## alpha
==> flow/design.v <==
`timescale 1ns / 1ps
module conv (
input [4:0] stride,
input  conv_enable, 
output reg [18:0] address1 , address2, write_address,
output reg end_reach, full_conv_end, dot_sum_end,
input clk,
input reset,
input [9:0] w1 ,h1,w2,h2,
output reg [9:0] width, height
  );
reg [9:0] H1_index_outer , V1_index_outer ;
reg [5:0]	v1_index_inner , h1_index_inner ;
reg dot_sum_start ;
always @ (posedge clk) begin	 
		if (reset) begin
			H1_index_outer = 0;
			V1_index_outer = 0;
			v1_index_inner = 0;
			h1_index_inner = 0;
			address1 = 0;
			address2 = 0;
			write_address = 0;
			end_reach = 0;
			dot_sum_end = 0;
			dot_sum_start = 1;
			full_conv_end = 0;
			width = 0;
			height = 0;
		end
		else if (conv_enable) begin
				if (dot_sum_start) begin
						v1_index_inner = 0;
						h1_index_inner = 0;
						dot_sum_start = 0;
						dot_sum_end =0;
				end	
				if (!full_conv_end) begin
					address1 = address1 + 2'b01;
					h1_index_inner = h1_index_inner + 2'b01 ;
					if (h1_index_inner == w2) begin			 
						v1_index_inner = v1_index_inner + 1;
						h1_index_inner = 6'b0;								
						address1 = (v1_index_inner + V1_index_outer )* w1 + H1_index_outer;
					end	
					if (v1_index_inner == h2) begin			 
						H1_index_outer = H1_index_outer + stride;
						address1 = V1_index_outer * w1 + H1_index_outer ;
						dot_sum_start = 1;
						dot_sum_end =1;
						v1_index_inner = 6'b0;
					end
					if ((H1_index_outer + w2) > w1	) begin		 
						width = H1_index_outer;
						dot_sum_start = 1;
						V1_index_outer = V1_index_outer + stride;
						H1_index_outer = 10'b0000000000;
						address1 = V1_index_outer * w1;
					end
					if (address1 == h1*w1 ) 		full_conv_end = 1;		 
					if ((address1 + 1) == h1*w1 ) 		height = V1_index_outer + 1;
					address2 = v1_index_inner*w2 + h1_index_inner;
					if (dot_sum_start)	write_address	= write_address + 1;
				end
		end
    end
endmodule 
export LEC_CHECK = 0
export CAP_MARGIN = 20
export CORE_MARGIN = 2
export CORE_UTILIZATION = 68
export CTS_CLUSTER_DIAMETER = 63
export CTS_CLUSTER_SIZE = 61
export MAX_ROUTING_LAYER = met4
export SLEW_MARGIN = 20
export TNS_END_PERCENT = 5
create_clock -name core_clock -period 8.79 [get_ports {clk}]
run.sh (not shown) runs the stock make flow with config.mk's settings and CLKGATE_MAP_FILE=.
| alpha | all stages done | FAIL | setup timing |
Changes in beta relative to alpha:
# alpha
export LEC_CHECK = 0
export CAP_MARGIN = 20
export CORE_MARGIN = 2
export CORE_UTILIZATION = 68
export CTS_CLUSTER_DIAMETER = 63
export CTS_CLUSTER_SIZE = 61
export MAX_ROUTING_LAYER = met4
export SLEW_MARGIN = 20
export TNS_END_PERCENT = 5
create_clock -name core_clock -period 8.79 [get_ports {clk}]
# beta
export LEC_CHECK = 0
export CAP_MARGIN = 20
export CORE_MARGIN = 2
export CORE_UTILIZATION = 40
export SLEW_MARGIN = 20
create_clock -name core_clock -period 11.0 [get_ports {clk}]
Findings:
- beta completed end to end with timing, DRC and antenna clean.
- Total met3 wirelength after detailed routing came out lower on beta than on alpha.
- beta against alpha; footprint of the multi-input gates is down by a few percent.
- Global-route total usage across every layer: higher on alpha
- The critical path launch point comes out stride[1] in one run and w2[7] in the other, namely in beta and alpha respectively.
- Proportion of final cell area spent on non-clock buffers: beta vs alpha down 8.9 points
- Relative to alpha, worst hold slack has decreased by 0.0034 ns in beta.
- beta -> alpha: buffer depth of the longest clock path delta 0, exact match
- Against alpha, number of cells on the worst reg-to-reg path in beta fell by a little under 10%.
- Lower cell area among beta and alpha: beta
- The gate count of the mapped netlist of alpha and that of beta are within noise of each other.
- Total of plain and repair buffers excluding clock buffers is lower on beta
- beta vs alpha, worst slack at placement went up by 1.56 ns.
Edits applied to the flow inputs when going from beta to gamma:
# beta
export LEC_CHECK = 0
export CAP_MARGIN = 20
export CORE_MARGIN = 2
export CORE_UTILIZATION = 40
export SLEW_MARGIN = 20
create_clock -name core_clock -period 11.0 [get_ports {clk}]
# gamma
export LEC_CHECK = 0
export CAP_MARGIN = 20
export CORE_MARGIN = 2
export CORE_UTILIZATION = 40
export HOLD_SLACK_MARGIN = 0.07
export PLACE_DENSITY = 0.93
export SLEW_MARGIN = 20
create_clock -name core_clock -period 11.0 [get_ports {clk}]
Notes after the runs:
| first-iteration detailed-routing DRC count | gamma vs beta | about 46% higher |
Comparing gamma and beta, the lower first-pass iteration count of the detailed router is on beta.
On gamma: cell area after layout is 1.3% lower than what beta gave.
Compared beta against gamma; sequential fraction of total cell area within noise.
gamma vs. beta: overall power of the completed layout lower, worst setup slack before clock tree synthesis lower, wire length lower, final HPWL from detailed placement lower, number of vias per cell higher.
gamma — leakage power 0.19 nW lower, beta as reference
gamma vs beta: area growth from synthesis to final layout down in gamma

---

north:
Starts from the design.v that is shown in full above.
Settings: LEC_CHECK=0, CAP_MARGIN=20, CORE_MARGIN=2, CORE_UTILIZATION=65, MAX_ROUTING_LAYER=met4, SLEW_MARGIN=20; clock period 8.8 ns.
Nothing crashed in north and all stages finished; the problem is that the final layout failed, the offending checks being setup timing.
--- input diff north..south ---
diff --git a/flow/config.mk b/flow/config.mk
--- a/flow/config.mk
+++ b/flow/config.mk
@@ -10,2 +10 @@
-export CORE_UTILIZATION = 65
-export MAX_ROUTING_LAYER = met4
+export CORE_UTILIZATION = 58
==> flow/constraint.sdc <==
create_clock -name core_clock -period 8.79 [get_ports {clk}]
set_input_delay 1.7580 -clock core_clock [delete_from_list [all_inputs] [get_ports {clk}]]
set_output_delay 1.7580 -clock core_clock [all_outputs]
set_load 0.01 [all_outputs]
Results
- Across north and south, no clean finish was achieved.
- The flow for south finished, though final verification flagged setup timing.
- Complete run, failing final checks: north, reason setup timing.
- Between north and south, the final worst setup slack is lower for north.
- The lower number of instances in the placed design of north and south is in north.
- Worst-case vdd ir drop of south exceeds that of north by a few percent.
- Average wire length per cell after detail routing ended up 1.3 um lower on south than on north.
- The number of non-filler instances in the completed layout number comes out lower for north vs south.
- Re minimum setup slack after placement: north was lower than south.
diff inputs: south => east
diff --git a/flow/config.mk b/flow/config.mk
--- a/flow/config.mk
+++ b/flow/config.mk
@@ -10,0 +11,2 @@
+export CTS_CLUSTER_DIAMETER = 237
+export CTS_CLUSTER_SIZE = 98
==> flow/constraint.sdc <==
create_clock -name core_clock -period 11.0 [get_ports {clk}]
set_input_delay 2.2000 -clock core_clock [delete_from_list [all_inputs] [get_ports {clk}]]
set_output_delay 2.2000 -clock core_clock [all_outputs]
set_load 0.01 [all_outputs]
==> comparison <==
No stage failed in east, and the final checks on the layout all came back clean. Compared with south, east shows a higher clock skew. east improves on south in summed area of non-filler cells in the final layout. Comparing south and east, the higher setup slack at placement is on east. Comparing south and east, the lower count of placed standard cells in the final layout, fillers left out was measured on east. east ends up with lower proportion of final cell area spent on non-clock buffers than south does. Between south and east, the number of inserted filler cells in the final layout is higher for east. The flip-flop and latch count after synthesis was comparable across south and east. Of the two candidates, south has the worse final hold slack and east the better one. east against south; total power is down by more than a quarter. Logic depth of the worst register-to-register path: east < south.
> inputs changed (east -> west)
diff --git a/flow/config.mk b/flow/config.mk
--- a/flow/config.mk
+++ b/flow/config.mk
@@ -10,3 +10 @@
-export CORE_UTILIZATION = 58
-export CTS_CLUSTER_DIAMETER = 237
-export CTS_CLUSTER_SIZE = 98
+export CORE_UTILIZATION = 40
==> flow/constraint.sdc <==
create_clock -name core_clock -period 5.94 [get_ports {clk}]
set_input_delay 1.1880 -clock core_clock [delete_from_list [all_inputs] [get_ports {clk}]]
set_output_delay 1.1880 -clock core_clock [all_outputs]
set_load 0.01 [all_outputs]
Notes after the runs:
Complete run, failing final checks: west, reason setup timing.
east has higher violation count after the first detailed-routing iteration than west.
Higher final area was reported by west, not east.
Summary: half-perimeter wire length after detailed placement, west worse than east

---

tundra:
Starts from the design.v that is shown in full above.
Settings: LEC_CHECK=0, CAP_MARGIN=5, CORE_MARGIN=2, CORE_UTILIZATION=70, CTS_CLUSTER_DIAMETER=142, CTS_CLUSTER_SIZE=38, SETUP_SLACK_MARGIN=-0.6, SLEW_MARGIN=20; clock period 5.97 ns.
5_1_grt: tundra exited with error
Input-level comparison between willow and tundra:
Settings: SETUP_SLACK_MARGIN no longer set, was -0.6; CTS_CLUSTER_DIAMETER no longer set, was 142; CAP_MARGIN now 20, was 5; CTS_CLUSTER_SIZE no longer set, was 38; CORE_UTILIZATION now 58, was 70; the clock period (ns, I/O delays scaled along) now 8.5, was 5.97.
- willow had finished all stages when the layout checks came back failing, citing negative setup slack.
- willow vs. tundra: post-synthesis compound-gate area fraction about even, total placed instance area fell about 3%, number of cell rows rose about 10%.
- willow falls short of tundra in area of the chip.
- Re number of H-tree branching levels: no difference whatsoever between willow and tundra.
- Compared with tundra, willow shows post-cts resize count that has gone down by more than a quarter.
#### Input delta (juniper over willow)
Settings: setting PLACE_DENSITY_LB_ADDON to 0.19 for the first time; changing CORE_UTILIZATION from 58 to 72; changing the clock period (ns, I/O delays scaled along) from 8.5 to 9.6.
### Flow results
Clock network power share in juniper is 0.8 points above willow. Among juniper and willow, a clean, completed layout was produced by juniper alone. [flow] willow | stages: complete | final checks: fail | reason: negative setup slack. Against willow, post-detailed-routing wire length in juniper fell by a little under 10%. What willow reported for cell area has to be multiplied by 0.905 to get the figure for juniper. Worst setup slack (juniper over willow): increase, 1000 ps.
Modified inputs, fjord compared to juniper
Settings: putting CTS_CLUSTER_DIAMETER at 327 where nothing was set; putting CTS_CLUSTER_SIZE at 96 where nothing was set; clearing PLACE_DENSITY_LB_ADDON, which used to be 0.19; swapping 9.6 for 9.5 in the clock period (ns, I/O delays scaled along).
[summary]
- Compared with juniper, fjord shows a lower setup slack of the critical path after layout.
- Ran to the end and failed final checks on negative setup slack: fjord.
- Row wire length: fjord higher / juniper lower
- [fjord] worst hold slack fell 4.7 ps relative to juniper
- The global routing met2 resource utilization on fjord is in line with that on juniper.
- Between fjord and juniper, it is fjord whose logic gate fraction of the total cell area is lower, by 0.84 points.
- Comparing juniper with fjord, the share of cell area taken by flip-flops and latches came out essentially unchanged.
- Between juniper and fjord, the difference in HPWL after detailed placement is negligible.
- The register-to-register setup slack of fjord falls short of that of juniper by 490 ps.
- In the metrics for juniper and fjord, the one carrying the higher final area is fjord.
- Status: sequential cell area in the final layout parity (fjord, juniper)
- Between fjord and juniper, the switching power total does not differ in any meaningful way.
Power figures rest on the tool's default switching activity, not on a simulated workload.
